### flow/run.sh
#!/bin/bash
# the make line also repeats each setting of config.mk as NAME=value (left out here)
make -C /OpenROAD-flow-scripts/flow DESIGN_CONFIG=/design/flow/config.mk WORK_HOME=/design/flow/orfs CLKGATE_MAP_FILE= finish
### flow/config.mk
export PLATFORM = sky130hd
export DESIGN_NAME = processor_main
export DESIGN_NICKNAME = processor_main
export VERILOG_FILES = /design/flow/design.v
export SDC_FILE = /design/flow/constraint.sdc
export NUM_CORES = 4
export LEC_CHECK = 0
export CAP_MARGIN = 25
export CELL_PAD_IN_SITES_DETAIL_PLACEMENT = 2
export CORE_ASPECT_RATIO = 1.31
export CORE_MARGIN = 3
export CORE_UTILIZATION = 47
export CTS_CLUSTER_DIAMETER = 78
export MAX_ROUTING_LAYER = met5
export PLACE_DENSITY = 0.68
export SETUP_SLACK_MARGIN = -0.58
export SLEW_MARGIN = 40
export TNS_END_PERCENT = 70
### flow/constraint.sdc
create_clock -name core_clock -period 11.0 [get_ports {clk}]
set_input_delay 2.2000 -clock core_clock [delete_from_list [all_inputs] [get_ports {clk}]]
set_output_delay 2.2000 -clock core_clock [all_outputs]
set_load 0.01 [all_outputs]
### flow/design.v
module cla(
		input  [3:0] A, B,
		input  CIN,
		output COUT,
		output [3:0] SUM,
		output [3:0] BAND,
		output [3:0] BXOR
	);
	wire [3:0] P, G; 
	assign P = A ^ B;
	assign G = A & B;
	wire [3:0] CARRY;
	assign CARRY[0] = G[0] | (P[0] & CIN);																															 
	assign CARRY[1] = G[1] | (P[1] & G[0]) | (P[1] & P[0] & CIN);																							 
	assign CARRY[2] = G[2] | (P[2] & G[1]) | (P[2] & P[1] & G[0]) | (P[2] & P[1] & P[0] & CIN);													 
	assign CARRY[3] = G[3] | (P[3] & G[2]) | (P[3] & P[2] & G[1]) | (P[3] & P[2] & P[1] & G[0]) | (P[3] & P[2] & P[1] & P[0] & CIN);  
	assign COUT  = CARRY[3];
	assign SUM = P ^ {CARRY[2:0], CIN};
	assign BXOR = P;
	assign BAND = G;
endmodule 
module cla_add(
		input  [3:0] A, B,
		input  CIN,
		output COUT,
		output [3:0] SUM
	);
	wire [3:0] P, G; 
	assign P = A ^ B;
	assign G = A & B;
	wire [3:0] CARRY;
	assign CARRY[0] = G[0] | (P[0] & CIN);																															 
	assign CARRY[1] = G[1] | (P[1] & G[0]) | (P[1] & P[0] & CIN);																							 
	assign CARRY[2] = G[2] | (P[2] & G[1]) | (P[2] & P[1] & G[0]) | (P[2] & P[1] & P[0] & CIN);													 
	assign CARRY[3] = G[3] | (P[3] & G[2]) | (P[3] & P[2] & G[1]) | (P[3] & P[2] & P[1] & G[0]) | (P[3] & P[2] & P[1] & P[0] & CIN);  
	assign COUT  = CARRY[3];
	assign SUM = P ^ {CARRY[2:0], CIN};
endmodule 
module cla32(
		input [31:0] A, B,
		input CIN,
		output OF,
		output [31:0] SUM, BAND, BXOR
	);
	wire [7:0] COUT;
	cla cla0(.A(A[3:0]  ), .B(B[3:0]), .CIN(CIN),     .COUT(COUT[0]), 
			   .SUM(SUM[3:0]  ), .BAND(BAND[3:0]  ), .BXOR(BXOR[3:0]  ));
	cla cla1(.A(A[7:4]  ), .B(B[7:4]), .CIN(COUT[0]), .COUT(COUT[1]), 
	         .SUM(SUM[7:4]  ), .BAND(BAND[7:4]  ), .BXOR(BXOR[7:4]  ));		
	cla cla2(.A(A[11:8] ), .B(B[11:8]), .CIN(COUT[1]), .COUT(COUT[2]), 
				.SUM(SUM[11:8] ), .BAND(BAND[11:8] ), .BXOR(BXOR[11:8] ));
	cla cla3(.A(A[15:12]), .B(B[15:12]), .CIN(COUT[2]), .COUT(COUT[3]), 
				.SUM(SUM[15:12]), .BAND(BAND[15:12]), .BXOR(BXOR[15:12]));
	cla cla4(.A(A[19:16]), .B(B[19:16]), .CIN(COUT[3]), .COUT(COUT[4]), 
				.SUM(SUM[19:16]), .BAND(BAND[19:16]), .BXOR(BXOR[19:16]));
	cla cla5(.A(A[23:20]), .B(B[23:20]), .CIN(COUT[4]), .COUT(COUT[5]), 
				.SUM(SUM[23:20]), .BAND(BAND[23:20]), .BXOR(BXOR[23:20]));
	cla cla6(.A(A[27:24]), .B(B[27:24]), .CIN(COUT[5]), .COUT(COUT[6]), 
				.SUM(SUM[27:24]), .BAND(BAND[27:24]), .BXOR(BXOR[27:24]));
	cla cla7(.A(A[31:28]), .B(B[31:28]), .CIN(COUT[6]), .COUT(COUT[7]), 
				.SUM(SUM[31:28]), .BAND(BAND[31:28]), .BXOR(BXOR[31:28]));
	assign OF = COUT[7];
endmodule 
module add(
		input [31:0] A, B,
		input CIN,
		output OF,
		output [31:0] SUM
	);
	wire [7:0] COUT;
	cla_add cla0(.A(A[3:0]  ), .B(B[3:0]), .CIN(CIN),     .COUT(COUT[0]), 
			   .SUM(SUM[3:0]  ));
	cla_add cla1(.A(A[7:4]  ), .B(B[7:4]), .CIN(COUT[0]), .COUT(COUT[1]), 
	         .SUM(SUM[7:4]  ));		
	cla_add cla2(.A(A[11:8] ), .B(B[11:8]), .CIN(COUT[1]), .COUT(COUT[2]), 
				.SUM(SUM[11:8] ));
	cla_add cla3(.A(A[15:12]), .B(B[15:12]), .CIN(COUT[2]), .COUT(COUT[3]), 
				.SUM(SUM[15:12]));
	cla_add cla4(.A(A[19:16]), .B(B[19:16]), .CIN(COUT[3]), .COUT(COUT[4]), 
				.SUM(SUM[19:16]));
	cla_add cla5(.A(A[23:20]), .B(B[23:20]), .CIN(COUT[4]), .COUT(COUT[5]), 
				.SUM(SUM[23:20]));
	cla_add cla6(.A(A[27:24]), .B(B[27:24]), .CIN(COUT[5]), .COUT(COUT[6]), 
				.SUM(SUM[27:24]));
	cla_add cla7(.A(A[31:28]), .B(B[31:28]), .CIN(COUT[6]), .COUT(COUT[7]), 
				.SUM(SUM[31:28]));
	assign OF = COUT[7];
endmodule 
`timescale 1ns / 1ps
module alu(
		input  [31:0] A, B,
		input  [3:0]  CTRL,
		input  [3:0]  BRANCHCONDITION,
		output reg [31:0] OUT,
		output reg BRANCHFLAG
	);
	reg  [31:0] A_ALU, B_ALU;
	wire [31:0] SUM, BAND, BXOR;
	reg   CIN;
	cla32 cla32_0(.A(A_ALU),  .B(B_ALU^{32{CIN}}),  .CIN(CIN),  .OF(),  .SUM(SUM),  .BAND(BAND),  .BXOR(BXOR));
	parameter ADD = 4'b0000,  SUB = 4'b0001,  SLL = 4'b0010, 
				 SRL = 4'b0011,  SRA = 4'b0100,  AND = 4'b0101,
				 OR  = 4'b0110,  XOR = 4'b0111,  SLT = 4'b1000, 
				 SLTU = 4'b1001;
	parameter BEQ = 4'b1000, BNE = 4'b1001, BLT = 4'b1100,
				 BGE = 4'b1101, BLTU= 4'b1110, BGEU= 4'b1111,
				 JMP = 4'b1010; 
	always@(*) begin
		case (CTRL)
			ADD: 
				begin 
					CIN <= 1'b0;  
					A_ALU <= A;     
					B_ALU <= B;     
					OUT <= SUM;     
				end
			SUB: 
				begin 
					CIN <= 1'b1;  
					A_ALU <= A;     
					B_ALU <= B;     
					OUT <= SUM;	    
				end
			AND: 
				begin 
					CIN <= 1'b0;  
					A_ALU <= A;     
					B_ALU <= B;	   
					OUT <= BAND;    
				end	
			OR:  
				begin 
					CIN <= 1'b0;  
					A_ALU <= A;     
					B_ALU <= B;     
					OUT <= A|B;     
				end
			XOR: 
				begin 
					CIN <= 1'b0;  
					A_ALU <= A;     
					B_ALU <= B;     
					OUT <= BXOR;    
				end
			SLL: 
				begin 
					CIN <= 1'b0;  
					A_ALU <= A; 
					B_ALU <= B;	
					OUT <= A << B;  
				end
			SRL: 
				begin 
					CIN <= 1'b0;  
					A_ALU <= A; 
					B_ALU <= B; 
					OUT <= A >> B;  
				end
			SRA: 
				begin 
					CIN <= 1'b0;  
					A_ALU <= A; 
					B_ALU <= B; 
					OUT <= $signed(A) >>> B; 
				end
			SLT: 
				begin 
					CIN <= 1'b1;  
					A_ALU <= A;     
					B_ALU <= B;     
					OUT <= {31'b0, SUM[31]}; 
				end
			SLTU:
				begin 
					CIN <= 1'b0;  
					A_ALU <= A; 
					B_ALU <= B; 
					OUT <= (A < B) ? 32'b1 : 32'b0; 
				end
			default:	
				begin	
					A_ALU <= A; 
					B_ALU <= B; 
					CIN	<= 1'b0; 
					OUT <= SUM;
				end
		endcase
		case(BRANCHCONDITION)
			BEQ:
				BRANCHFLAG <= ~|{SUM};
			BNE:
				BRANCHFLAG <= |{SUM};
			BLT:
				BRANCHFLAG <= OUT[0];
			BGE:
				BRANCHFLAG <= ~OUT[0];
			BLTU:
				BRANCHFLAG <= OUT[0];
			BGEU:
				BRANCHFLAG <= ~OUT[0];
			JMP:
				BRANCHFLAG <= 1'b1;
			default:
				BRANCHFLAG <= 1'b0;
		endcase
	end
endmodule 
module alu_ctrl(
		input [1:0] ALUOp,
		input [2:0] FUNC3,
		input FUNC7, IMMFLAG,
		output reg [3:0] ALUCTRL,
		output reg [3:0] BRANCHCONDITION
	);
	parameter ADD = 4'b0000,  SUB = 4'b0001,  SLL = 4'b0010, 
				 SRL = 4'b0011,  SRA = 4'b0100,  AND = 4'b0101,
				 OR  = 4'b0110,  XOR = 4'b0111,  SLT = 4'b1000, 
				 SLTU = 4'b1001;
	always@(*) begin
		if (ALUOp == 2'b10) begin	 
			case (FUNC3)
				3'b000:
					begin
						if (FUNC7 && ~IMMFLAG)
							ALUCTRL <= SUB;
						else
							ALUCTRL <= ADD;
					end
				3'b001:
					ALUCTRL <= SLL;
				3'b010:
					ALUCTRL <= SLT;
				3'b011:
					ALUCTRL <= SLTU;
				3'b100:
					ALUCTRL <= XOR;
				3'b101:
					begin
						if (~FUNC7) 
							ALUCTRL <= SRL;
						else 
							ALUCTRL <= SRA;
					end
				3'b110:
					ALUCTRL <= OR;
				3'b111:
					ALUCTRL <= AND;
				default:
					ALUCTRL <= ADD;
			endcase		
		end else if (ALUOp == 2'b00) begin
			ALUCTRL <= ADD;
		end else if (ALUOp == 2'b01) begin
			case(FUNC3[2:1])
				2'b00:
					ALUCTRL <= SUB;
				2'b10:
					ALUCTRL <= SLT;
				2'b11:
					ALUCTRL <= SLTU;
				default:
					ALUCTRL <= ADD;
			endcase
		end else begin
			ALUCTRL <= ADD;
		end
		if (ALUOp == 2'b01) begin
			BRANCHCONDITION <= {1'b1,FUNC3};
		end else if (ALUOp == 2'b11) begin
			BRANCHCONDITION <= 4'b1010;
		end else begin
			BRANCHCONDITION <= 4'b0000;
		end
	end	
endmodule 
`timescale 1ns / 1ps
module Control_Unit(
    input [31:0] instruction,   
	 input clk,
	 output reg MEMWRITE, ALUSRC, REGWRITE, IMMTOREG, STALLSIG,
	 output reg [1:0] ALUOP, BRANCH, REGWRITESEL
);
    always @(*) begin
        case (instruction[6:0])
            7'b0110011:  
					begin
						ALUSRC       <= 1'b0;
						IMMTOREG     <= 1'b0;
						STALLSIG		 <= 1'b0;
						REGWRITE     <= 1'b1;
						MEMWRITE     <= 1'b0;
						ALUOP        <= 2'b10;
						BRANCH       <= 2'b01;
						REGWRITESEL  <= 2'b00;
					end
            7'b0010011: 
					begin
						ALUSRC       <= 1'b1;
						IMMTOREG     <= 1'b0;
						STALLSIG		 <= 1'b0;
						REGWRITE     <= 1'b1;
						MEMWRITE     <= 1'b0;
						ALUOP        <= 2'b10;
						BRANCH       <= 2'b01;
						REGWRITESEL  <= 2'b00;
					end
            7'b0000011: 
					begin
						ALUSRC       <= 1'b1;
						IMMTOREG     <= 1'b1;
						STALLSIG		 <= 1'b1;
						REGWRITE     <= 1'b1;
						MEMWRITE     <= 1'b0;
						ALUOP        <= 2'b00;
						BRANCH       <= 2'b01;
						REGWRITESEL  <= 2'b01;
					end
            7'b1100111: 
					begin
						ALUSRC       <= 1'b1;
						IMMTOREG     <= 1'b0;
						STALLSIG		 <= 1'b0;
						REGWRITE     <= 1'b1;
						MEMWRITE     <= 1'b0;
						ALUOP        <= 2'b11;
						BRANCH       <= 2'b10;
						REGWRITESEL  <= 2'b10;
					end
            7'b0100011: 
					begin
						ALUSRC       <= 1'b1;
						IMMTOREG     <= 1'b0;
						STALLSIG		 <= 1'b0;
						REGWRITE     <= 1'b0;
						MEMWRITE     <= 1'b1;
						ALUOP        <= 2'b00;
						BRANCH       <= 2'b01;
						REGWRITESEL  <= 2'b00;
					end
            7'b1100011: 
					begin
						ALUSRC       <= 1'b0;
						IMMTOREG     <= 1'b0;
						STALLSIG		 <= 1'b0;
						REGWRITE     <= 1'b0;
						MEMWRITE     <= 1'b0;
						ALUOP        <= 2'b01;
						BRANCH       <= 2'b11;
						REGWRITESEL  <= 2'b00;
					end
            7'b0110111: 
					begin
						ALUSRC       <= 1'b1;
						IMMTOREG     <= 1'b1;
						STALLSIG		 <= 1'b0;
						REGWRITE     <= 1'b1;
						MEMWRITE     <= 1'b0;
						ALUOP        <= 2'b00;		 
						BRANCH       <= 2'b01;
						REGWRITESEL  <= 2'b00;		 
					end
            7'b0010111: 
					begin
						ALUSRC       <= 1'b1;
						IMMTOREG     <= 1'b0;
						STALLSIG		 <= 1'b0;
						REGWRITE     <= 1'b1;
						MEMWRITE     <= 1'b0;
						ALUOP        <= 2'b00;
						BRANCH       <= 2'b01;
						REGWRITESEL  <= 2'b11;
					end
            7'b1101111: 
					begin
						ALUSRC       <= 1'b1;
						IMMTOREG     <= 1'b0;
						STALLSIG		 <= 1'b0;
						REGWRITE     <= 1'b1;
						MEMWRITE     <= 1'b0;
						ALUOP        <= 2'b11;
						BRANCH       <= 2'b11;
						REGWRITESEL  <= 2'b10;
					end
            default: 
					begin
						ALUSRC       <= 1'b1;
						IMMTOREG     <= 1'b0;
						STALLSIG		 <= 1'b0;
						REGWRITE     <= 1'b0;
						MEMWRITE     <= 1'b0;
						ALUOP        <= 2'b00;
						BRANCH       <= 2'b01;
						REGWRITESEL  <= 2'b00;
					end
        endcase
    end
endmodule 
`timescale 1ns / 1ps
module datafwd(
		input [4:0] rs1, rs2, exerd, memrd, 
		input ctrl_alusrc, clk, E_REGWRITE, M_REGWRITE, E_MEMWRITE, M_MEMWRITE,
		output reg [1:0] rs1sel, rs2sel, ddatasel
	);
	always@(posedge clk) begin
		if ((rs1 == exerd) & (E_REGWRITE | E_MEMWRITE) & (rs1 != 5'b0))
			rs1sel <= 2'b01;
		else if ((rs1 == memrd) & (M_REGWRITE | M_MEMWRITE) & (rs1 != 5'b0))
			rs1sel <= 2'b10;
		else
			rs1sel <= 2'b00;
		if (ctrl_alusrc)
			rs2sel <= 2'b11;
		else if ((rs2 == exerd) & (E_REGWRITE | E_MEMWRITE) & (rs2 != 5'b0))
			rs2sel <= 2'b01;
		else if ((rs2 == memrd) & (M_REGWRITE | M_MEMWRITE) & (rs2 != 5'b0))
			rs2sel <= 2'b10;
		else
			rs2sel <= 2'b00;
		if ((rs2 == exerd) & (E_REGWRITE | E_MEMWRITE) & (rs2 != 5'b0))
			ddatasel <= 2'b01;
		else if ((rs2 == memrd) & (M_REGWRITE | M_MEMWRITE) & (rs2 != 5'b0))
			ddatasel <= 2'b10;
		else
			ddatasel <= 2'b00;
	end
endmodule 
`timescale 1ns / 1ps
module immediate_gen(
		input  [31:0] INSTRUCTION,
		output reg [31:0] IMMEDIATE_OUT
	);
	always@(*) begin
		case(INSTRUCTION[6:0])				
			7'b0110111:							 
				begin
					IMMEDIATE_OUT[31:12] <= INSTRUCTION[31:12];
					IMMEDIATE_OUT[11:0]  <= 12'b0;
				end
			7'b0010111:							 
				begin
					IMMEDIATE_OUT[31:11] <= {INSTRUCTION[31], INSTRUCTION[31:12]};
					IMMEDIATE_OUT[10:0]  <= 11'b0;
				end
			7'b1101111:							 
				begin
					IMMEDIATE_OUT[31:19] <= {13{INSTRUCTION[31]}};
					IMMEDIATE_OUT[18:11] <= INSTRUCTION[19:12];
					IMMEDIATE_OUT[10]    <= INSTRUCTION[20];
					IMMEDIATE_OUT[9:0]  <= INSTRUCTION[30:21];
				end
			7'b1100111:							 
				begin
					IMMEDIATE_OUT[31:12] <= {20{INSTRUCTION[31]}};
					IMMEDIATE_OUT[11:0]  <= INSTRUCTION[31:20];
				end
			7'b0010011:							 
				begin
					if ((INSTRUCTION[14:12] == 3'b001)|(INSTRUCTION[14:12] == 3'b101)) begin
						IMMEDIATE_OUT[31:5]  <= 27'b0;
						IMMEDIATE_OUT[4:0]   <= INSTRUCTION[24:20];
					end else begin
						IMMEDIATE_OUT[31:12] <= {20{INSTRUCTION[31]}};
						IMMEDIATE_OUT[11:0]  <= INSTRUCTION[31:20];
					end						
				end
			7'b0100011:		 
				begin
					IMMEDIATE_OUT[31:12] <= {20{INSTRUCTION[31]}};
					IMMEDIATE_OUT[11:5]  <= INSTRUCTION[31:25];
					IMMEDIATE_OUT[4:0]   <= INSTRUCTION[11:7];
				end
			7'b0000011:		 
				begin
					IMMEDIATE_OUT[31:12] <= {20{INSTRUCTION[31]}};
					IMMEDIATE_OUT[11:0]  <= INSTRUCTION[31:20];
				end
			7'b1100011:		 
				begin
					IMMEDIATE_OUT[31:12] <= {20{INSTRUCTION[31]}};
					IMMEDIATE_OUT[11]    <= INSTRUCTION[31];
					IMMEDIATE_OUT[10]    <= INSTRUCTION[7];
					IMMEDIATE_OUT[9:4]  <= INSTRUCTION[30:25];
					IMMEDIATE_OUT[3:0]   <= INSTRUCTION[11:8];
				end
			default:
				IMMEDIATE_OUT[31:0] <= 32'b0;
		endcase
	end
endmodule 
`timescale 1ns / 1ps
module Register_File(
    input [4:0] Read_reg01,  
    input [4:0] Read_reg02,  
    input [4:0] Write_reg,    
    input [31:0] Write_data,  
    output reg [31:0] Read_data01,
    output reg [31:0] Read_data02,
    input write_signal ,
    input clk
   );
    reg [31:0] registers [31:0]; 
    always @(*) begin
        Read_data01    = registers[Read_reg01];
        Read_data02    = registers[Read_reg02];
    end
    always @(negedge clk) begin
		registers[0] <= 32'b0;
        if (write_signal) begin
				if (Write_reg != 5'b0) 
					registers[Write_reg] <= Write_data;
        end
    end  
endmodule
`timescale 1ns / 1ps
module processor_main(
		input  clk, reset_n,                       
		input  [31:0] dmem_datain, 
		input  [31:0] imem_data,                   
		output [31:0] dmem_addr, dmem_dataout, PC,
		output dmem_rw, io_rw
   );
	reg [31:0] PFD_PC, PDE_PC, PEM_PC, PMW_PC, PFD_INST, PDE_IMM, PDE_RS1, PDE_RS2, PEM_RS2, PEM_PCADDIMM, PMW_PCADDIMM, PEM_ALUOUT, 
				  PEM_CALOUT, PMW_CALOUT, PMW_DOUT;				  
	reg [2:0] PDE_F3;
	reg PDE_F7, PDE_CTRL_MEMWRITE, PEM_CTRL_MEMWRITE, PDE_CTRL_REGWRITE, PEM_CTRL_REGWRITE, PMW_CTRL_REGWRITE, PDE_CTRL_ALUSRC, 
		 PDE_CRTL_IMMTOREG, PEM_BRANCHFLAG, PFD_TAKENFLAG, PDE_TAKENFLAG, PEM_TAKENFLAG;
	reg [1:0] PDE_CTRL_ALUOP, PDE_CTRL_BRANCH, PDE_CTRL_REGWRITESEL, PEM_CTRL_BRANCH, PEM_CTRL_REGWRITESEL, PMW_CTRL_REGWRITESEL;
	reg [4:0] PDE_RDA, PEM_RDA, PMW_RDA;
	wire STALL, PFD_FLUSH, PDE_FLUSH, TAKENFLAG;
	assign PC = PFD_PC;
	wire ALU_BRANCHFLAG, ALU_BRANCHFLAG_int;	
	assign ALU_BRANCHFLAG = (PEM_PC == 32'b0) ? 1'b0 : ALU_BRANCHFLAG_int;
   wire [31:0] next_instruction, PCADD4;     
   wire [31:0] inst;                 
	wire [31:0] data_rs1;
	wire [31:0] data_rs2, ALU_OUT, PCADDIMM;
	wire [31:0] REALBRANCH;
	assign REALBRANCH = ({(PDE_CTRL_BRANCH[1] & ALU_BRANCHFLAG), PDE_CTRL_BRANCH[0]} == 2'b00) ? PDE_PC :
							  ({(PDE_CTRL_BRANCH[1] & ALU_BRANCHFLAG), PDE_CTRL_BRANCH[0]} == 2'b01) ? PDE_PC :
							  ({(PDE_CTRL_BRANCH[1] & ALU_BRANCHFLAG), PDE_CTRL_BRANCH[0]} == 2'b10) ? ALU_OUT : PCADDIMM;
	add pcadd4(.A(PFD_PC), .B(32'd4), .CIN(1'b0), .OF(), .SUM(PCADD4));
	wire [31:0] NEXTPREDICTED;
	assign NEXTPREDICTED = PCADD4;	 
	assign TAKENFLAG = 1'b0;  
	assign next_instruction = (ALU_BRANCHFLAG ^ PDE_TAKENFLAG) ? REALBRANCH : NEXTPREDICTED;
	assign PFD_FLUSH = ALU_BRANCHFLAG ^ PDE_TAKENFLAG;
	assign PDE_FLUSH = ALU_BRANCHFLAG ^ PDE_TAKENFLAG;
   assign inst = imem_data;
	wire CTRL_MEMWRITE, CTRL_ALUSRC, CTRL_REGWRITE, CRTL_IMMTOREG;
	wire [1:0] CTRL_ALUOP, CTRL_BRANCH, CTRL_REGWRITESEL;
	Control_Unit cu(
		.instruction(PFD_INST),
		.clk(clk),
		.MEMWRITE(CTRL_MEMWRITE), 
		.ALUSRC(CTRL_ALUSRC), 
		.REGWRITE(CTRL_REGWRITE), 
		.IMMTOREG(CRTL_IMMTOREG),
		.STALLSIG(),
		.ALUOP(CTRL_ALUOP), 
		.BRANCH(CTRL_BRANCH), 
		.REGWRITESEL(CTRL_REGWRITESEL)
	);
	wire [31:0] REGWRITE_DATA;
	Register_File register(
		.Read_reg01(PFD_INST[19:15]),
		.Read_reg02(PFD_INST[24:20]),
		.Write_reg(PMW_RDA),
		.Write_data(REGWRITE_DATA),
		.Read_data01(data_rs1),
		.Read_data02(data_rs2),
		.write_signal(PMW_CTRL_REGWRITE),
		.clk(clk)
	);
	wire [31:0] IMM_EXT;  
	immediate_gen immgen(
		.INSTRUCTION(PFD_INST),
		.IMMEDIATE_OUT(IMM_EXT)		
	); 
	wire [3:0] ALU_OPCMD;
	wire [3:0] ALU_BRANCHCMD;
	wire [1:0] rs1sel, rs2sel, ddatasel;
	alu_ctrl aluctrl(
		.ALUOp(PDE_CTRL_ALUOP),
		.FUNC3(PDE_F3),
		.FUNC7(PDE_F7),
		.IMMFLAG(&{rs2sel}),  
		.ALUCTRL(ALU_OPCMD),
		.BRANCHCONDITION(ALU_BRANCHCMD)
	);
	datafwd fwd(
		.rs1(PFD_INST[19:15]), 
		.rs2(PFD_INST[24:20]), 
		.exerd(PDE_RDA), 
		.memrd(PEM_RDA), 
		.ctrl_alusrc(CTRL_ALUSRC),  
		.clk(clk),
		.E_REGWRITE(PDE_CTRL_REGWRITE), 
		.M_REGWRITE(PEM_CTRL_REGWRITE),
		.E_MEMWRITE(PDE_CTRL_MEMWRITE),
		.M_MEMWRITE(PEM_CTRL_MEMWRITE),
		.rs1sel(rs1sel), 
		.rs2sel(rs2sel),
		.ddatasel(ddatasel)
	);	
	wire [31:0] B_RS2_IMM;
	reg [31:0] ALU_A, ALU_B, E_RS2;
	always@(*) begin
		case (rs1sel)
			2'b00:
				ALU_A <= PDE_RS1;
			2'b01:
				ALU_A <= PEM_CALOUT;
			2'b10:
				ALU_A <= REGWRITE_DATA;
			2'b11:
				ALU_A <= PDE_RS1;
			default:
				ALU_A <= PDE_RS1;
		endcase
		case (rs2sel)
			2'b00:
				ALU_B <= PDE_RS2;
			2'b01:
				ALU_B <= PEM_CALOUT;
			2'b10:
				ALU_B <= REGWRITE_DATA;
			2'b11:
				ALU_B <= PDE_IMM;
			default:
				ALU_B <= PDE_RS2;
		endcase
		case (ddatasel)
			2'b00:
				E_RS2 <= PDE_RS2;
			2'b01:
				E_RS2 <= PEM_CALOUT;
			2'b10:
				E_RS2 <= REGWRITE_DATA;
			2'b11:
				E_RS2 <= PDE_RS2;
			default:
				E_RS2 <= PDE_RS2;
		endcase
	end
	alu alu(
		.A(ALU_A), 
		.B(ALU_B),
		.CTRL(ALU_OPCMD),
		.BRANCHCONDITION(ALU_BRANCHCMD),
		.OUT(ALU_OUT),
		.BRANCHFLAG(ALU_BRANCHFLAG_int)
	);
	wire [31:0] PCADDIMM_int;	
	add pcaddimm0(.A(PDE_PC), .B(PDE_IMM << 1), .CIN(1'b0), .OF(), .SUM(PCADDIMM_int));
	add pcaddimm1(.A(PCADDIMM_int), .B(~(32'd4)), .CIN(1'b1), .OF(), .SUM(PCADDIMM));
	wire [31:0] CAL_OUT;
	assign CAL_OUT = (PDE_CRTL_IMMTOREG == 1'b0) ? ALU_OUT : PDE_IMM;
	wire [31:0] DMEM_OUT;
	wire IOSEL;
	assign dmem_addr    = PEM_ALUOUT;
	assign dmem_dataout = PEM_RS2;
	assign DMEM_OUT     = dmem_datain;
	assign IOSEL = &{PEM_ALUOUT[31:2]};
	assign dmem_rw      = PEM_CTRL_MEMWRITE & ~IOSEL;
	assign io_rw        = PEM_CTRL_MEMWRITE & IOSEL;
	assign STALL = 1'b0;    
	assign REGWRITE_DATA = (PMW_CTRL_REGWRITESEL == 2'b00) ? PMW_CALOUT :
								  (PMW_CTRL_REGWRITESEL == 2'b01) ? PMW_DOUT : 
								  (PMW_CTRL_REGWRITESEL == 2'b10) ? PMW_PC : PMW_PCADDIMM;
	reg NEGEDGESTALL;
	always@(posedge clk or negedge reset_n) begin	
		if (~reset_n) begin
			PFD_PC   <= 32'b0;
			PFD_INST <= 32'b0;
			PFD_TAKENFLAG <= 1'b0;	
		end else	if (~STALL) begin
			if (PFD_FLUSH) begin
				PFD_PC   <= next_instruction;
				PFD_INST <= 32'b0;
				PFD_TAKENFLAG <= 1'b0;	
			end else begin
				PFD_PC   <= next_instruction;
				PFD_INST <= inst;
				PFD_TAKENFLAG <= TAKENFLAG;
			end
		end
	end
	always@(posedge clk or negedge reset_n) begin
		if (~reset_n) begin
			PDE_PC   <= 32'b0;
			PDE_F7   <= 1'b0;
			PDE_F3   <= 3'b0;
			PDE_IMM  <= 32'b0;
			PDE_RDA  <= 5'b0;
			PDE_RS1  <= 32'b0;
			PDE_RS2  <= 32'b0;
			PDE_TAKENFLAG		<= 1'b0;
			PDE_CTRL_REGWRITE <= 1'b0; 
			PDE_CTRL_MEMWRITE <= 1'b0; 
			PDE_CRTL_IMMTOREG <= 1'b0;			 
			PDE_CTRL_ALUOP    <= 1'b0;
			PDE_CTRL_BRANCH   <= 2'b01;
			PDE_CTRL_REGWRITESEL <= 2'b0;
		end else if (~STALL) begin
			if (PDE_FLUSH) begin
				PDE_PC   <= 32'b0;
				PDE_F7   <= 1'b0;
				PDE_F3   <= 3'b0;
				PDE_IMM  <= 32'b0;
				PDE_RDA  <= 5'b0;
				PDE_RS1  <= 32'b0;
				PDE_RS2  <= 32'b0;				
				PDE_TAKENFLAG		<= 1'b0;
				PDE_CTRL_REGWRITE <= 1'b0; 
				PDE_CTRL_MEMWRITE <= 1'b0; 
				PDE_CRTL_IMMTOREG <= 1'b0;			 
				PDE_CTRL_ALUOP    <= 1'b0;
				PDE_CTRL_BRANCH   <= 2'b01;
				PDE_CTRL_REGWRITESEL <= 2'b0;
			end else begin
				PDE_PC  <= PFD_PC;
				PDE_F7  <= PFD_INST[30];
				PDE_F3  <= PFD_INST[14:12];
				PDE_IMM <= IMM_EXT;
				PDE_RDA <= PFD_INST[11:7];
				PDE_RS1 <= data_rs1;
				PDE_RS2 <= data_rs2;
				PDE_TAKENFLAG <= PFD_TAKENFLAG;
				PDE_CTRL_REGWRITE <= CTRL_REGWRITE; 
				PDE_CTRL_MEMWRITE <= CTRL_MEMWRITE; 
				PDE_CRTL_IMMTOREG <= CRTL_IMMTOREG;			 
				PDE_CTRL_ALUOP    <= CTRL_ALUOP;				 
				PDE_CTRL_BRANCH   <= CTRL_BRANCH;	
				PDE_CTRL_REGWRITESEL <= CTRL_REGWRITESEL;
			end
		end
	end
	always@(posedge clk or negedge reset_n) begin
		if (~reset_n) begin
			PEM_PC      <= 32'b0;
			PEM_PCADDIMM <= 32'b0;
			PEM_RDA		<= 5'b0;
			PEM_ALUOUT  <= 32'b0;
			PEM_BRANCHFLAG <= 1'b0;
			PEM_RS2		<= 32'b0;
			PEM_CALOUT	<= 32'b0;
			PEM_TAKENFLAG <= 1'b0;
			PEM_CTRL_REGWRITE <= 1'b0;
			PEM_CTRL_MEMWRITE <= 1'b0;
			PEM_CTRL_BRANCH	<= 2'b01;
			PEM_CTRL_REGWRITESEL <= 2'b0;
		end else if (~STALL) begin
			PEM_PC      <= PDE_PC;
			PEM_PCADDIMM <= PCADDIMM;
			PEM_RDA		<= PDE_RDA;
			PEM_ALUOUT  <= ALU_OUT;
			PEM_BRANCHFLAG <= ALU_BRANCHFLAG;
			PEM_RS2		<= E_RS2;
			PEM_CALOUT	<= CAL_OUT;
			PEM_TAKENFLAG <= PDE_TAKENFLAG;
			PEM_CTRL_REGWRITE <= PDE_CTRL_REGWRITE;
			PEM_CTRL_MEMWRITE <= PDE_CTRL_MEMWRITE;
			PEM_CTRL_BRANCH	<= PDE_CTRL_BRANCH;
			PEM_CTRL_REGWRITESEL <= PDE_CTRL_REGWRITESEL;
		end
	end
	always@(posedge clk or negedge reset_n) begin
		if (~reset_n) begin
			PMW_PC       <= 32'b0;
			PMW_PCADDIMM <= 32'b0;
			PMW_RDA      <= 5'b0;
			PMW_CALOUT   <= 32'b0;
			PMW_DOUT     <= 32'b0;
			PMW_CTRL_REGWRITE <= 1'b0;
			PMW_CTRL_REGWRITESEL <= 2'b0;
		end else if (~STALL) begin
			PMW_PC       <= PEM_PC;
			PMW_PCADDIMM <= PEM_PCADDIMM;
			PMW_RDA      <= PEM_RDA;
			PMW_CALOUT   <= PEM_CALOUT;
			PMW_DOUT     <= DMEM_OUT;
			PMW_CTRL_REGWRITE <= PEM_CTRL_REGWRITE;
			PMW_CTRL_REGWRITESEL <= PEM_CTRL_REGWRITESEL;
		end		
	end								  
endmodule 
==> results of run 1 <==
metrics by stage:
stage | total power [mW] | hold WS (ns) | cell area [sq um] | setup WS, ns
2_1_floorplan | 8.84 | 0.331 | 78000 | 1.16
3_3_place_gp | 10.1 | 0.331 | 82700 | 1.98
3_5_place_dp | 10.3 | 0.337 | 83500 | 1.75
4_1_cts | 18.7 | 0.358 | 92800 | 1.05
==> out/qor_table.md, run 1 <==
| Group | Result | Value |
|---|---|---|
| logic synthesis | Mux area share | 23.8% |
| logic synthesis | Seq/Total Area, Yosys | 55.8% |
| logic synthesis | Post-synth ARST share | 33.3% |
| clock tree | Post-CTS setup repair buffer count | 0 |
| placement | Tally of buffers added on design ports | 163 |
| logic synthesis | Main flop type after synthesis | edfxtp_1 |
| logic synthesis | Yosys warnings | 7 |
| clock tree | CTS Buffer Depth | 3 |
| die | Area of the core | 164,000 sq um |
| clock tree | Level count of the clock H-tree | 4 |
| logic synthesis | Post-synth EDFFs | 992 |
| clock tree | Number of clock sinks | 1,545 |
| placement | Inst Count DP | 7,327 |
| placement | Half-perimeter wire length after placement | 259,000 um |
| logic synthesis | Area fraction in full adders, half adders and majority gates | 2.68% |
| die | Total Die Area | 171,000 sq um |
| logic synthesis | Largest family of logic cells by area | multiplexers |
| status | Last stage reached | 5_1_grt |
| logic synthesis | Area share of the largest cell type after synthesis | 38.2% |
| die | Floorplan die width | 362 um |
| logic synthesis | Most common cell in the synthesized netlist | edfxtp_1 |
| die | Boundary Pins | 164 |
| logic synthesis | Synthesized area per cell | 15.2 sq um |
| logic synthesis | Synth cell types | 103 |
| logic synthesis | Ao+oa area frac | 7.61% |
| logic synthesis | Post-synthesis share of cell area spent on and, or, nand and nor gates | 6.14% |
| die | Die H | 472 um |
| logic synthesis | Cell type with the highest aggregate area in the netlist | edfxtp_1 |
| logic synthesis | Number of flip-flops and latches in the synthesized netlist | 1,545 |
| logic synthesis | Xor/xnor share of the synthesized area | 1.46% |
| logic synthesis | Gate count after technology mapping | 5,120 |
| clock tree | Post-CTS Hold Buffers | 0 |
| logic synthesis | Top post-synthesis cells by count | edfxtp_1 (992), mux4_2 (661), dfrtp_1 (513) |
| logic synthesis | Ranking of synthesized cells by area | edfxtp_1 (38%), mux4_2 (19%), dfrtp_1 (16%) |
| logic synthesis | Post-synthesis cell area | 77,900 sq um |
| logic synthesis | Chip area from the yosys synthesis statistics | 77,900 sq um |
| placement | Weighted congestion at the end of routability-driven global placement | 1.10 |
| die | Initial core utilization | 47.4% |
| clock tree | Post-CTS Resized | 0 |
| clock tree | Number of buffers inserted during clock tree synthesis | 163 |
| die | Standard-cell row count | 170 |
| logic synthesis | Yosys cell count | 5,120 |
| status | Run status | aborted with a tool error |
| clock tree | Clock root cell | clkbuf_16 |
==> inputs of run 2 (changes only) <==
- CAP_MARGIN: 25 -> 20
- CELL_PAD_IN_SITES_DETAIL_PLACEMENT: 2 -> unset
- CORE_ASPECT_RATIO: 1.31 -> 1.16
- CORE_MARGIN: 3 -> 2
- CORE_UTILIZATION: 47 -> 57
- CTS_CLUSTER_DIAMETER: 78 -> unset
- CTS_CLUSTER_SIZE: unset -> 12
- MAX_ROUTING_LAYER: met5 -> unset
- PLACE_DENSITY: 0.68 -> 0.57
- SETUP_SLACK_MARGIN: -0.58 -> unset
- SLEW_MARGIN: 40 -> 20
- TNS_END_PERCENT: 70 -> 95
- clock period: 11.0 -> 5.67 ns (I/O delays scaled with it)
==> run 2 against run 1 <==
Now fails the layout checks on negative setup slack. Synthesized area stayed put. Synthesized cell count stayed put. Die size is 18% lower.
==> out/qor_table.md, run 2 <==
| Group | Result | Value |
|---|---|---|
| placement | Weighted congestion at the end of routability-driven global placement | 1.10 |
| setup path | Max incr delay on CP | 0.43 ns |
| logic synthesis | Area share of the largest cell type after synthesis | 38.2% |
| setup path | Worst Setup End Kind | register |
| routing | Wire length after detailed routing | 318,000 um |
| grt | Pin count of the biggest net entering global routing | 143 |
| worst hold path | Hold wc startpoint | PEM_PCADDIMM[21] |
| timing | Crit path time final | 7.07 ns |
| setup path | Critical path origin | PDE_F3[2] |
| pwr | Sequential share of power | 40.8% |
| die | Standard-cell row count | 146 |
| setup path | WP data required | 6.34 ns |
| clock tree | Number of buffers inserted during clock tree synthesis | 160 |
| logic synthesis | Synth cell types | 103 |
| routing | Number of violations reported at the end of detailed-routing iteration 0 | 9,175 |
| logic synthesis | Ranking of synthesized cells by area | edfxtp_1 (38%), mux4_2 (19%), dfrtp_1 (16%) |
| grt | Final global-route overflow total | 0 |
| logic synthesis | Post-synth ARST share | 33.3% |
| pwr | Switching power as a share of total power | 33.0% |
| grt | Vias in the first global route | 63,247 |
| timing | Final Hold Violating Endpoints | 0 |
| routing | Vias after detailed routing | 61,136 |
| pwr | Clock network power | 13.8 mW |
| clock tree | CTS Buffer Depth | 3 |
| placement | Tally of buffers added on design ports | 163 |
| grt | Combined global-route utilization of all metal layers | 45.6% |
| run | Max-capacitance violation count | 0 |
| status | Violated checks | negative setup slack |
| die | Die H | 402 um |
| routing | Wire length per cell | 35.9 um |
| logic synthesis | Seq/Total Area, Yosys | 55.8% |
| logic synthesis | Gate count after technology mapping | 5,120 |
| setup path | Logic depth of the worst register-to-register path | 34 |
| pwr | Power density over the cells | 337 nW/um^2 |
| setup path | Setup slack, reg-to-reg | -1.40 ns |
| logic synthesis | Yosys cell count | 5,120 |
| pwr | Worst voltage drop across the vdd grid | 0.000387 V |
| logic synthesis | Ao+oa area frac | 7.61% |
| logic synthesis | Synthesized area per cell | 15.2 sq um |
| logic synthesis | Post-synth EDFFs | 992 |
| timing | Setup repair after global routing missed its margin | true |
| die | Initial core utilization | 57.2% |
| grt | Initial antenna violation count | 13 |
| routing | Number of optimization iterations in the first detailed-route pass | 7 |
| grt | First-pass GRT wire length | 445,000 um |
| timing | Worst slew pin tran | 1.17 ns |
| setup path | Stages on the worst setup path | 34 |
| pwr | Leakage power figure | 41.0 nW |
| timing | Skew final | 0.0617 ns |
| setup path | Critical path endpoint | PDE_RS1[28] |
| logic synthesis | Main flop type after synthesis | edfxtp_1 |
| pwr | Power Sequential | 13.5 mW |
| setup path | Maximum fanout along the worst path | 8 |
| clock tree | Clk slew on worst S/H paths | 0.06 ns |
| timing | Final setup vio count | 216 |
| logic synthesis | Post-synthesis cell area | 77,900 sq um |
| setup path | Crit path launch type | register |
| finish | Layout filler cell count | 8,493 |
| clock tree | Post-CTS Hold Buffers | 0 |
| setup path | Kind of critical path | reg -> reg |
| routing | Final routed DRC violation total | 0 |
| timing | Rel. slew slack | 22.0% |
| clock tree | Clock tree from TritonCTS | done |
| logic synthesis | Most common cell in the synthesized netlist | edfxtp_1 |
| die | Boundary Pins | 164 |
| pwr | Group drawing the most power | clock |
| pwr | Clock power frac | 41.5% |
| placement | Half-perimeter wire length after placement | 207,000 um |
| die | Total Die Area | 140,000 sq um |
| setup path | Endpoint of the worst-slack reg-to-reg timing path | PDE_RS1[28] |
| worst hold path | Sink of the worst hold path | PMW_PCADDIMM[21] |
| setup path | Critical path arrival | 7.74 ns |
| logic synthesis | Post-synthesis share of cell area spent on and, or, nand and nor gates | 6.14% |
| logic synthesis | Chip area from the yosys synthesis statistics | 77,900 sq um |
| setup path | Largest delay contributor family on the critical path | simple AND/OR/NAND/NOR gates |
| timing | Final setup slack of the worst path | -1.40 ns |
| pwr | Pint | 22.3 mW |
| routing | Antenna Violating Nets Remaining | 0 |
| logic synthesis | Cell type with the highest aggregate area in the netlist | edfxtp_1 |
| logic synthesis | Top post-synthesis cells by count | edfxtp_1 (992), mux4_2 (661), dfrtp_1 (513) |
| pwr | Sw power | 11.0 mW |
| logic synthesis | Largest family of logic cells by area | multiplexers |
| timing | Worst hold slack after final layout | 0.340 ns |
| setup path | Launch point of the worst reg-to-reg path | PDE_F3[2] |
| die | Area of the core | 136,000 sq um |
| timing | Total count of max-transition violations in the final report | 0 |
| worst hold path | Hold crit path type | reg -> reg |
| routing | Average vias per placed instance | 6.88 |
| setup path | CP max stage cell | dfrtp_2 |
| logic synthesis | Area fraction in full adders, half adders and majority gates | 2.68% |
| finish | Nets | 7,219 |
| clock tree | Level count of the clock H-tree | 4 |
| status | Run status | finished with violations |
| timing | Final Cycle Share | 125% |
| pwr | Combinational cell power | 5.91 mW |
| pwr | Combinational cell fraction of total power | 17.8% |
| logic synthesis | Number of flip-flops and latches in the synthesized netlist | 1,545 |
| logic synthesis | Xor/xnor share of the synthesized area | 1.46% |
| clock tree | Clock root cell | clkbuf_16 |
| run | Warning total across the stage logs | 1,079 |
| worst hold path | Number of stages on the worst hold path | 0 |
| finish | Synthesis-to-finish area growth | 26.5% |
| clock tree | Insertion delay at the late pin of the worst-skew pair | 0.81 ns |
| placement | Worst slack at placement | -1.49 ns |
| setup path | Total buffers and inverters traversed by the critical path | 10 |
| die | Floorplan die width | 347 um |
| logic synthesis | Mux area share | 23.8% |
| clock tree | Number of clock sinks | 1,545 |
| timing | Max Clk Rate | 141 MHz |
| finish | Final standard cell utilization of the core | 72.4% |
| logic synthesis | Yosys warnings | 7 |
run 2: cell type report:
type / instances / area (sq um) / area share [%]
well taps: 1776 / 2220 / 2.26
flip-flops and latches: 1545 / 43500 / 44.1
inverters: 97 / 365 / 0.371
clock inverters: 1102 / 4650 / 4.72
multi-input cells: 3147 / 33900 / 34.4
diodes: 6 / 15.0 / 0.0152
clock buffers: 190 / 4330 / 4.40
repair buffers: 1020 / 9540 / 9.68
run 2: timing repair:
| action | in CTS | in global routing |
|---|---|---|
| buffers inserted | 33 | 21 |
| cloned | 12 | 7 |
| pin swaps | 11 | 43 |
| endpoints found under the setup margin | 222 | 233 |
| gates resized | 68 | 167 |
run 2: metrics by stage:
step / area, sq um / cells / total power [mW] / setup TNS (ns)
2_1_floorplan: 78400 / 5151 / 17.2 / -252.96
4_1_cts: 97600 / 8855 / 33.0 / -253.44
5_1_grt: 98500 / 8877 / 34.3 / -324.88
3_5_place_dp: 87700 / 7519 / 20.3 / -292.15
6_report: 98500 / 8883 / 33.2 / -268.65
3_3_place_gp: 87700 / 7519 / 20.3 / -274.07
run 2: layer usage:
layer  part of all wire (%)  GRT usage [%]
met5                  0.024              0
met4                    9.5           38.1
met3                     11           11.2
met2                     47           70.6
met1                     33           54.3
==> inputs of run 3 (changes only) <==
- CORE_ASPECT_RATIO: 1.16 -> unset
- CORE_UTILIZATION: 57 -> 65
- CTS_CLUSTER_DIAMETER: unset -> 63
- CTS_CLUSTER_SIZE: 12 -> unset
- PLACE_DENSITY: 0.57 -> 0.38
- TNS_END_PERCENT: 95 -> unset
- clock period: 5.67 -> 6.82 ns (I/O delays scaled with it)
==> run 3 against run 2 <==
The flow now stops in 5_1_grt. Synthesized cell count unchanged. Synthesized area unchanged. Die size decreased by 12%.
==> out/qor_table.md, run 3 <==
| Group | Result | Value |
|---|---|---|
| status | Run status | aborted with a tool error |
| status | Last stage reached | 5_1_grt |
| status | First error in the log | [ERROR GRT-0116] Global routing finished with congestion. Check the congestion regions in the DRC Viewer. |
| placement | Weighted congestion at the end of routability-driven global placement | 1.11 |
| logic synthesis | Seq/Total Area, Yosys | 55.8% |
| placement | Worst slack at placement | -0.660 ns |
| logic synthesis | Post-synth ARST share | 33.3% |
| logic synthesis | Ao+oa area frac | 7.61% |
| logic synthesis | Yosys warnings | 7 |
| grt | Final global-route overflow total | 82 |
| placement | Tally of buffers added on design ports | 163 |
| clock tree | Number of clock sinks | 1,545 |
| die | Area of the core | 119,000 sq um |
| logic synthesis | Chip area from the yosys synthesis statistics | 77,900 sq um |
| die | Die H | 350 um |
| clock tree | Clock root cell | clkbuf_16 |
| logic synthesis | Most common cell in the synthesized netlist | edfxtp_1 |
| grt | Combined global-route utilization of all metal layers | 79.9% |
| logic synthesis | Ranking of synthesized cells by area | edfxtp_1 (38%), mux4_2 (19%), dfrtp_1 (16%) |
| logic synthesis | Area fraction in full adders, half adders and majority gates | 2.68% |
| clock tree | Number of buffers inserted during clock tree synthesis | 163 |
| logic synthesis | Post-synth EDFFs | 992 |
| logic synthesis | Number of flip-flops and latches in the synthesized netlist | 1,545 |
| die | Standard-cell row count | 127 |
| logic synthesis | Post-synthesis share of cell area spent on and, or, nand and nor gates | 6.14% |
| logic synthesis | Top post-synthesis cells by count | edfxtp_1 (992), mux4_2 (661), dfrtp_1 (513) |
| logic synthesis | Yosys cell count | 5,120 |
| clock tree | Level count of the clock H-tree | 4 |
| die | Total Die Area | 123,000 sq um |
| logic synthesis | Main flop type after synthesis | edfxtp_1 |
| logic synthesis | Xor/xnor share of the synthesized area | 1.46% |
| logic synthesis | Area share of the largest cell type after synthesis | 38.2% |
| logic synthesis | Synthesized area per cell | 15.2 sq um |
| placement | Half-perimeter wire length after placement | 229,000 um |
| logic synthesis | Synth cell types | 103 |
| die | Floorplan die width | 350 um |
| die | Initial core utilization | 65.3% |
| logic synthesis | Post-synthesis cell area | 77,900 sq um |
| logic synthesis | Mux area share | 23.8% |
| die | Boundary Pins | 164 |
| logic synthesis | Cell type with the highest aggregate area in the netlist | edfxtp_1 |
| logic synthesis | Gate count after technology mapping | 5,120 |
| logic synthesis | Largest family of logic cells by area | multiplexers |
| clock tree | CTS Buffer Depth | 3 |
[run 3: metal layers]
metal / GRT usage, % / overflow
met1: 80.6 / 5
met2: 91.7 / 30
met3: 69.4 / 10
met4: 76.8 / 37
met5: 48.8 / 0
[run 3: through the flow]
step	total power, mW	std cells	instance area, sq um
2_1_floorplan	14.3	5151	78300
3_3_place_gp	16.7	7096	85400
3_5_place_dp	16.9	7096	85400
4_1_cts	29.6	8466	96700
[run 3: what timing repair did]
item	in CTS
buffers inserted	28
pin swaps	69
resized	262
hold buffers	0
cloned	17
endpoints found under the setup margin	212
==> inputs of run 4 (changes only) <==
- CORE_ASPECT_RATIO: unset -> 1.34
- CORE_UTILIZATION: 65 -> 40
- CTS_CLUSTER_DIAMETER: 63 -> unset
- PLACE_DENSITY: 0.38 -> unset
- SETUP_SLACK_MARGIN: unset -> -0.58
- SLEW_MARGIN: 20 -> 0
- TNS_END_PERCENT: unset -> 45
- clock period: 6.82 -> 11.0 ns (I/O delays scaled with it)
==> run 4 against run 3 <==
The run now finishes clean. Synthesized area did not move. Synthesized cell count did not move. Die size rose by 62%.
==> out/qor_table.md, run 4 <==
| Group | Result | Value |
|---|---|---|
| status | Run status | timing/DRC/antenna clean |
| logic synthesis | Main flop type after synthesis | edfxtp_1 |
| worst hold path | Hold wc startpoint | PEM_PCADDIMM[27] |
| pwr | Power density over the cells | 181 nW/um^2 |
| run | Warning total across the stage logs | 1,071 |
| clock tree | Post-CTS Resized | 0 |
| pwr | Combinational cell fraction of total power | 15.7% |
| clock tree | Clock root cell | clkbuf_16 |
| logic synthesis | Xor/xnor share of the synthesized area | 1.46% |
| clock tree | Insertion delay at the late pin of the worst-skew pair | 0.84 ns |
| worst hold path | Number of stages on the worst hold path | 0 |
| grt | Vias in the first global route | 58,437 |
| logic synthesis | Top post-synthesis cells by count | edfxtp_1 (992), mux4_2 (661), dfrtp_1 (513) |
| setup path | Setup slack, reg-to-reg | 0.74 ns |
| logic synthesis | Synth cell types | 103 |
| setup path | Critical path origin | PDE_F3[2] |
| finish | Synthesis-to-finish area growth | 19.2% |
| pwr | Switching power as a share of total power | 32.5% |
| setup path | Worst Setup End Kind | register |
| setup path | Launch point of the worst reg-to-reg path | PDE_F3[2] |
| setup path | Max incr delay on CP | 0.70 ns |
| clock tree | Level count of the clock H-tree | 4 |
| routing | Wire length per cell | 35.5 um |
| timing | Final Cycle Share | 93.3% |
| setup path | Stages on the worst setup path | 30 |
| clock tree | CTS Buffer Depth | 3 |
| timing | Crit path time final | 10.26 ns |
| clock tree | Post-CTS setup repair buffer count | 0 |
| setup path | Kind of critical path | reg -> reg |
| timing | Skew final | 0.0979 ns |
| setup path | Critical path arrival | 11.01 ns |
| logic synthesis | Chip area from the yosys synthesis statistics | 77,900 sq um |
| placement | Placed cell area | 83,400 sq um |
| worst hold path | Sink of the worst hold path | PMW_PCADDIMM[27] |
| timing | Worst slew pin tran | 1.30 ns |
| setup path | Critical path endpoint | PFD_PC[31] |
| routing | Average vias per placed instance | 6.21 |
| die | Total Die Area | 198,000 sq um |
| logic synthesis | Ao+oa area frac | 7.61% |
| logic synthesis | Area fraction in full adders, half adders and majority gates | 2.68% |
| placement | Tally of buffers added on design ports | 163 |
| logic synthesis | Gate count after technology mapping | 5,120 |
| pwr | Sequential share of power | 41.8% |
| logic synthesis | Most common cell in the synthesized netlist | edfxtp_1 |
| logic synthesis | Ranking of synthesized cells by area | edfxtp_1 (38%), mux4_2 (19%), dfrtp_1 (16%) |
| logic synthesis | Mux area share | 23.8% |
| logic synthesis | Yosys warnings | 7 |
| clock tree | Number of buffers inserted during clock tree synthesis | 159 |
| setup path | Maximum fanout along the worst path | 56 |
| clock tree | Number of clock sinks | 1,545 |
| pwr | Sw power | 5.45 mW |
| logic synthesis | Seq/Total Area, Yosys | 55.8% |
| routing | Wire length after detailed routing | 321,000 um |
| timing | Final sum of negative setup slack | 0 ns |
| die | Standard-cell row count | 187 |
| setup path | Largest delay contributor family on the critical path | AND-OR/OR-AND gates |
| die | Area of the core | 194,000 sq um |
| clock tree | Clock tree from TritonCTS | done |
| timing | Final setup vio count | 0 |
| timing | Max Clk Rate | 97.4 MHz |
| finish | Nets | 6,573 |
| pwr | Pint | 11.3 mW |
| logic synthesis | Post-synth EDFFs | 992 |
| setup path | WP data required | 11.74 ns |
| logic synthesis | Number of flip-flops and latches in the synthesized netlist | 1,545 |
| logic synthesis | Post-synthesis cell area | 77,900 sq um |
| grt | Final global-route overflow total | 0 |
| setup path | Endpoint of the worst-slack reg-to-reg timing path | PFD_PC[31] |
| die | Floorplan die width | 385 um |
| die | Die H | 515 um |
| grt | Pin count of the biggest net entering global routing | 143 |
| run | Max-capacitance violation count | 0 |
| pwr | Group drawing the most power | clock |
| logic synthesis | Synthesized area per cell | 15.2 sq um |
| routing | Antenna Violating Nets Remaining | 0 |
| finish | Design area | 92,800 sq um |
| logic synthesis | Cell type with the highest aggregate area in the netlist | edfxtp_1 |
| setup path | Crit path launch type | register |
| grt | Initial antenna violation count | 17 |
| clock tree | Clk slew on worst S/H paths | 0.06 ns |
| placement | Weighted congestion at the end of routability-driven global placement | 1.04 |
| worst hold path | Hold crit path type | reg -> reg |
| setup path | CP max stage cell | a2111oi_1 |
| die | Initial core utilization | 40.2% |
| timing | Total count of max-transition violations in the final report | 0 |
| logic synthesis | Post-synthesis share of cell area spent on and, or, nand and nor gates | 6.14% |
| routing | Number of optimization iterations in the first detailed-route pass | 7 |
| grt | Combined global-route utilization of all metal layers | 32.3% |
| routing | Number of violations reported at the end of detailed-routing iteration 0 | 6,564 |
| logic synthesis | Post-synth ARST share | 33.3% |
| routing | Vias after detailed routing | 56,187 |
| placement | Half-perimeter wire length after placement | 217,000 um |
| setup path | Logic depth of the worst register-to-register path | 30 |
| timing | Final Hold Violating Endpoints | 0 |
| timing | Rel. slew slack | 12.7% |
| pwr | Worst voltage drop across the vdd grid | 0.000181 V |
| setup path | Total buffers and inverters traversed by the critical path | 5 |
| timing | Setup repair after global routing missed its margin | false |
| logic synthesis | Area share of the largest cell type after synthesis | 38.2% |
| pwr | Clock power frac | 42.4% |
| routing | Final routed DRC violation total | 0 |
| logic synthesis | Yosys cell count | 5,120 |
| die | Boundary Pins | 164 |
| pwr | Combinational cell power | 2.64 mW |
| pwr | Clock network power | 7.12 mW |
| pwr | Power Sequential | 7.02 mW |
| clock tree | Post-CTS Hold Buffers | 0 |
| pwr | Leakage power figure | 37.3 nW |
| logic synthesis | Largest family of logic cells by area | multiplexers |
| grt | First-pass GRT wire length | 444,000 um |
==> run 4: cell type report <==
| type | instances | area [sq um] |
|---|---|---|
| fill | 17050 | 101000 |
| sequential | 1545 | 43500 |
| multi-input combinational | 3147 | 33100 |
| clock inverter | 1128 | 5060 |
| clock buffer | 186 | 4270 |
| timing repair buffer | 375 | 3330 |
| tap | 2551 | 3190 |
| inverter | 97 | 364 |
| antenna | 13 | 32.5 |
==> run 4: metal layers <==
metal / up-vias / global-route usage (%) / wire [um]
met3: 744 / 6.77 / 23300
met2: 3090 / 52.4 / 156000
met5: - / 0 / 37
met1: 29347 / 38.0 / 116000
met4: 6 / 23.3 / 25100
li1: 23000 / - / -
==> run 4: through the flow <==
stage                     std cells  total power [mW]  worst slack, ns  hold slack [ns]  util (%)
after global placement         7713              10.2            0.648            0.335      43.1
final                          9042              16.8            0.737            0.346      47.9
after detailed placement       7714              10.2             1.08            0.335      43.1
after global routing           9032              17.6            0.172            0.354      47.9
after floorplan                5151              8.84             1.16            0.331         -
after CTS                      9027              16.9             1.01            0.343      47.9
==> inputs of run 5 (changes only) <==
- CORE_ASPECT_RATIO: 1.34 -> unset
- CORE_UTILIZATION: 40 -> 66
- CTS_CLUSTER_DIAMETER: unset -> 364
- CTS_CLUSTER_SIZE: unset -> 43
- SETUP_SLACK_MARGIN: -0.58 -> unset
- SLEW_MARGIN: 0 -> 20
- TNS_END_PERCENT: 45 -> unset
- clock period: 11.0 -> 5.67 ns (I/O delays scaled with it)
==> run 5 against run 4 <==
The run now fails in 5_1_grt. Die size decreased by 39%. Synthesized cell count did not move. Synthesized area unchanged.
==> out/qor_table.md, run 5 <==
| Group | Result | Value |
|---|---|---|
| clock tree | Number of clock sinks | 1,545 |
| status | Run status | aborted with a tool error |
| logic synthesis | Post-synthesis cell area | 77,900 sq um |
| die | Standard-cell row count | 126 |
| logic synthesis | Top post-synthesis cells by count | edfxtp_1 (992), mux4_2 (661), dfrtp_1 (513) |
| logic synthesis | Area fraction in full adders, half adders and majority gates | 2.68% |
| clock tree | Number of buffers inserted during clock tree synthesis | 41 |
| logic synthesis | Post-synth EDFFs | 992 |
| die | Floorplan die width | 348 um |
| die | Die H | 348 um |
| logic synthesis | Ranking of synthesized cells by area | edfxtp_1 (38%), mux4_2 (19%), dfrtp_1 (16%) |
| die | Total Die Area | 121,000 sq um |
| logic synthesis | Number of flip-flops and latches in the synthesized netlist | 1,545 |
| logic synthesis | Yosys cell count | 5,120 |
| placement | Half-perimeter wire length after placement | 234,000 um |
| status | Last stage reached | 5_1_grt |
| placement | Weighted congestion at the end of routability-driven global placement | 1.12 |
| logic synthesis | Chip area from the yosys synthesis statistics | 77,900 sq um |
| logic synthesis | Seq/Total Area, Yosys | 55.8% |
| logic synthesis | Post-synth ARST share | 33.3% |
| die | Initial core utilization | 66.2% |
| logic synthesis | Cell type with the highest aggregate area in the netlist | edfxtp_1 |
| logic synthesis | Xor/xnor share of the synthesized area | 1.46% |
| status | First error in the log | [ERROR GRT-0232] Routing congestion too high. Check the congestion heatmap in the GUI. |
| logic synthesis | Main flop type after synthesis | edfxtp_1 |
| clock tree | Clock root cell | clkbuf_16 |
| logic synthesis | Gate count after technology mapping | 5,120 |
| logic synthesis | Mux area share | 23.8% |
| placement | Tally of buffers added on design ports | 163 |
| grt | Final global-route overflow total | 2 |
| logic synthesis | Largest family of logic cells by area | multiplexers |
| grt | Combined global-route utilization of all metal layers | 79.2% |
| logic synthesis | Synthesized area per cell | 15.2 sq um |
| clock tree | Level count of the clock H-tree | 2 |
| logic synthesis | Ao+oa area frac | 7.61% |
| logic synthesis | Area share of the largest cell type after synthesis | 38.2% |
| die | Area of the core | 118,000 sq um |
| placement | Placed cell area | 87,400 sq um |
| logic synthesis | Yosys warnings | 7 |
| logic synthesis | Most common cell in the synthesized netlist | edfxtp_1 |
| logic synthesis | Post-synthesis share of cell area spent on and, or, nand and nor gates | 6.14% |
| clock tree | CTS Buffer Depth | 3 |
| die | Boundary Pins | 164 |
| logic synthesis | Synth cell types | 103 |
[run 5: per-stage QoR]
stage	util (%)	power [mW]	TNS [ns]	std cells	setup slack (ns)
after floorplan	-	17.2	-252.96	5151	-1.31
after global placement	74.3	20.3	-261.24	7297	-1.33
after detailed placement	74.3	20.5	-298.28	7297	-1.57
after CTS	80.5	28.2	-268.56	8440	-1.40
[run 5: repair_timing]
| item | CTS |
|---|---|
| buffers inserted | 41 |
| setup endpoints to repair | 236 |
| hold endpoints to repair | 0 |
| gates resized | 325 |
| cloned | 20 |
| pin swaps | 59 |
| hold buffers | 0 |
[run 5: routing by layer]
layer | overflow | GRT usage (%)
met1 | 0 | 79.2
met2 | 0 | 91.9
met3 | 1 | 67.2
met4 | 0 | 78.4
met5 | 1 | 49.7
==> inputs of run 6 (changes only) <==
- CTS_CLUSTER_DIAMETER: 364 -> unset
- CTS_CLUSTER_SIZE: 43 -> 52
- clock period: 5.67 -> 7.08 ns (I/O delays scaled with it)
==> run 6 against run 5 <==
Synthesized cell count did not move. Die size unchanged. Synthesized area unchanged. The run again fails in 5_1_grt.
==> out/qor_table.md, run 6 <==
| Group | Result | Value |
|---|---|---|
| status | Run status | aborted with a tool error |
| status | Last stage reached | 5_1_grt |
| logic synthesis | Seq/Total Area, Yosys | 55.8% |
| clock tree | Post-CTS Hold Buffers | 0 |
| logic synthesis | Ranking of synthesized cells by area | edfxtp_1 (38%), mux4_2 (19%), dfrtp_1 (16%) |
| placement | Worst slack at placement | -0.286 ns |
| logic synthesis | Post-synth EDFFs | 992 |
| logic synthesis | Main flop type after synthesis | edfxtp_1 |
| logic synthesis | Chip area from the yosys synthesis statistics | 77,900 sq um |
| logic synthesis | Largest family of logic cells by area | multiplexers |
| placement | Half-perimeter wire length after placement | 208,000 um |
| clock tree | Clock root cell | clkbuf_16 |
| logic synthesis | Yosys cell count | 5,120 |
| logic synthesis | Number of flip-flops and latches in the synthesized netlist | 1,545 |
| logic synthesis | Synthesized area per cell | 15.2 sq um |
| logic synthesis | Post-synth ARST share | 33.3% |
| logic synthesis | Area share of the largest cell type after synthesis | 38.2% |
| logic synthesis | Post-synthesis cell area | 77,900 sq um |
| logic synthesis | Yosys warnings | 7 |
| die | Boundary Pins | 164 |
| die | Total Die Area | 121,000 sq um |
| die | Initial core utilization | 66.2% |
| logic synthesis | Ao+oa area frac | 7.61% |
| clock tree | CTS Buffer Depth | 3 |
| logic synthesis | Synth cell types | 103 |
| placement | Inst Count DP | 6,905 |
| clock tree | Level count of the clock H-tree | 4 |
| logic synthesis | Gate count after technology mapping | 5,120 |
| logic synthesis | Xor/xnor share of the synthesized area | 1.46% |
| die | Floorplan die width | 348 um |
| logic synthesis | Cell type with the highest aggregate area in the netlist | edfxtp_1 |
| clock tree | Number of clock sinks | 1,545 |
| die | Standard-cell row count | 126 |
| logic synthesis | Most common cell in the synthesized netlist | edfxtp_1 |
| logic synthesis | Top post-synthesis cells by count | edfxtp_1 (992), mux4_2 (661), dfrtp_1 (513) |
| logic synthesis | Area fraction in full adders, half adders and majority gates | 2.68% |
| placement | Tally of buffers added on design ports | 163 |
| clock tree | Number of buffers inserted during clock tree synthesis | 159 |
| die | Area of the core | 118,000 sq um |
| logic synthesis | Mux area share | 23.8% |
| die | Die H | 348 um |
| placement | Weighted congestion at the end of routability-driven global placement | 1.18 |
| placement | Placed cell area | 83,900 sq um |
| logic synthesis | Post-synthesis share of cell area spent on and, or, nand and nor gates | 6.14% |
[run 6: timing repair]
action / in CTS
buffers inserted: 36
gates resized: 53
cloned: 3
pin swaps: 31
endpoints found under the setup margin: 212
endpoints found under the hold margin: 0
==> inputs of run 7 (changes only) <==
- CORE_UTILIZATION: 66 -> 55
- CTS_CLUSTER_SIZE: 52 -> unset
- PLACE_DENSITY: unset -> 0.38
- clock period: 7.08 -> 5.68 ns (I/O delays scaled with it)
==> run 7 against run 6 <==
Now fails the layout checks on negative setup slack. Synthesized cell count unchanged. Die size grew 20%. Synthesized area unchanged.
==> out/qor_table.md, run 7 <==
| Group | Result | Value |
|---|---|---|
| setup path | Logic depth of the worst register-to-register path | 31 |
| die | Boundary Pins | 164 |
| setup path | Setup slack, reg-to-reg | -1.27 ns |
| pwr | Switching power as a share of total power | 33.8% |
| setup path | Stages on the worst setup path | 31 |
| routing | Average vias per placed instance | 6.97 |
| setup path | Largest delay contributor family on the critical path | simple AND/OR/NAND/NOR gates |
| logic synthesis | Main flop type after synthesis | edfxtp_1 |
| finish | Synthesis-to-finish area growth | 28.4% |
| logic synthesis | Cell type with the highest aggregate area in the netlist | edfxtp_1 |
| logic synthesis | Post-synthesis share of cell area spent on and, or, nand and nor gates | 6.14% |
| die | Area of the core | 141,000 sq um |
| status | Violated checks | negative setup slack |
| logic synthesis | Yosys cell count | 5,120 |
| grt | First-pass GRT wire length | 472,000 um |
| timing | Max Clk Rate | 144 MHz |
| grt | Combined global-route utilization of all metal layers | 46.6% |
| routing | Number of optimization iterations in the first detailed-route pass | 9 |
| clock tree | Number of buffers inserted during clock tree synthesis | 165 |
| timing | Crit path time final | 6.95 ns |
| worst hold path | Hold wc startpoint | PEM_CTRL_REGWRITESEL[0] |
| pwr | Power Sequential | 13.5 mW |
| grt | Final global-route overflow total | 0 |
| logic synthesis | Post-synth ARST share | 33.3% |
| routing | Number of violations reported at the end of detailed-routing iteration 0 | 10,049 |
| pwr | Clock power frac | 43.4% |
| worst hold path | Sink of the worst hold path | PMW_CTRL_REGWRITESEL[0] |
| finish | Nets | 7,268 |
| finish | Flip-flop and latch area | 43,500 sq um |
| status | Run status | finished with violations |
| die | Total Die Area | 145,000 sq um |
| logic synthesis | Most common cell in the synthesized netlist | edfxtp_1 |
| routing | Vias after detailed routing | 63,153 |
| logic synthesis | Post-synth EDFFs | 992 |
| logic synthesis | Mux area share | 23.8% |
| logic synthesis | Yosys warnings | 7 |
| routing | Top Layer Used | met5 |
| logic synthesis | Largest family of logic cells by area | multiplexers |
| run | Warning total across the stage logs | 1,070 |
| timing | Final setup slack of the worst path | -1.27 ns |
| setup path | Worst Setup End Kind | register |
| logic synthesis | Area share of the largest cell type after synthesis | 38.2% |
| timing | Final setup vio count | 213 |
| logic synthesis | Ao+oa area frac | 7.61% |
| placement | Worst slack at placement | -1.34 ns |
| setup path | Endpoint of the worst-slack reg-to-reg timing path | PDE_RDA[0] |
| clock tree | Insertion delay at the late pin of the worst-skew pair | 0.82 ns |
| clock tree | Level count of the clock H-tree | 4 |
| finish | Multi-input gate area in the final layout | 34,200 sq um |
| logic synthesis | Post-synthesis cell area | 77,900 sq um |
| pwr | Group drawing the most power | clock |
| timing | Total count of max-transition violations in the final report | 0 |
| setup path | Crit path launch type | register |
| grt | Vias in the first global route | 65,024 |
| setup path | Critical path arrival | 7.65 ns |
| run | Max-capacitance violation count | 0 |
| clock tree | Clock root cell | clkbuf_16 |
| grt | Pin count of the biggest net entering global routing | 145 |
| pwr | Combinational cell power | 6.17 mW |
| timing | Setup repair after global routing missed its margin | true |
| finish | Layout filler cell count | 8,688 |
| setup path | CP max stage cell | or4b_4 |
| setup path | Critical path endpoint | PDE_RDA[0] |
| setup path | Maximum fanout along the worst path | 8 |
| placement | Weighted congestion at the end of routability-driven global placement | 1.05 |
| pwr | Worst voltage drop across the vdd grid | 0.000451 V |
| logic synthesis | Xor/xnor share of the synthesized area | 1.46% |
| placement | Placed cell area | 88,300 sq um |
| routing | Final routed DRC violation total | 0 |
| logic synthesis | Number of flip-flops and latches in the synthesized netlist | 1,545 |
## run 7: per-layer routing
metal	vias up	track usage, %
met1	31619	57.9
met3	1396	14.3
met2	5727	70.1
met4	14	32.7
li1	24397	-
met5	-	0
## run 7: cell type report
| class | count | area share, % |
|---|---|---|
| timing repair buffer | 1064 | 9.99 |
| clock inverter | 1125 | 5.12 |
| antenna | 4 | 0.0100 |
| tap | 1890 | 2.36 |
| inverter | 97 | 0.365 |
| clock buffer | 195 | 4.47 |
| sequential | 1545 | 43.5 |
| multi-input combinational | 3147 | 34.2 |
## run 7: per-stage QoR
stage / utilization (%) / std cells
2_1_floorplan: - / 5151
3_3_place_gp: 62.6 / 7662
3_5_place_dp: 62.6 / 7662
4_1_cts: 70.3 / 9034
5_1_grt: 70.9 / 9063
6_report: 70.9 / 9067
## run 7: what timing repair did
| action | in CTS | in global routing |
|---|---|---|
| setup buffers | 40 | 40 |
| gates cloned | 13 | 4 |
| setup endpoints to repair | 217 | 259 |
| hold buffers | 0 | 0 |
| resized | 157 | 166 |
| pin swaps | 45 | 40 |
No activity file was given, so power comes from the tool's default toggle rates.
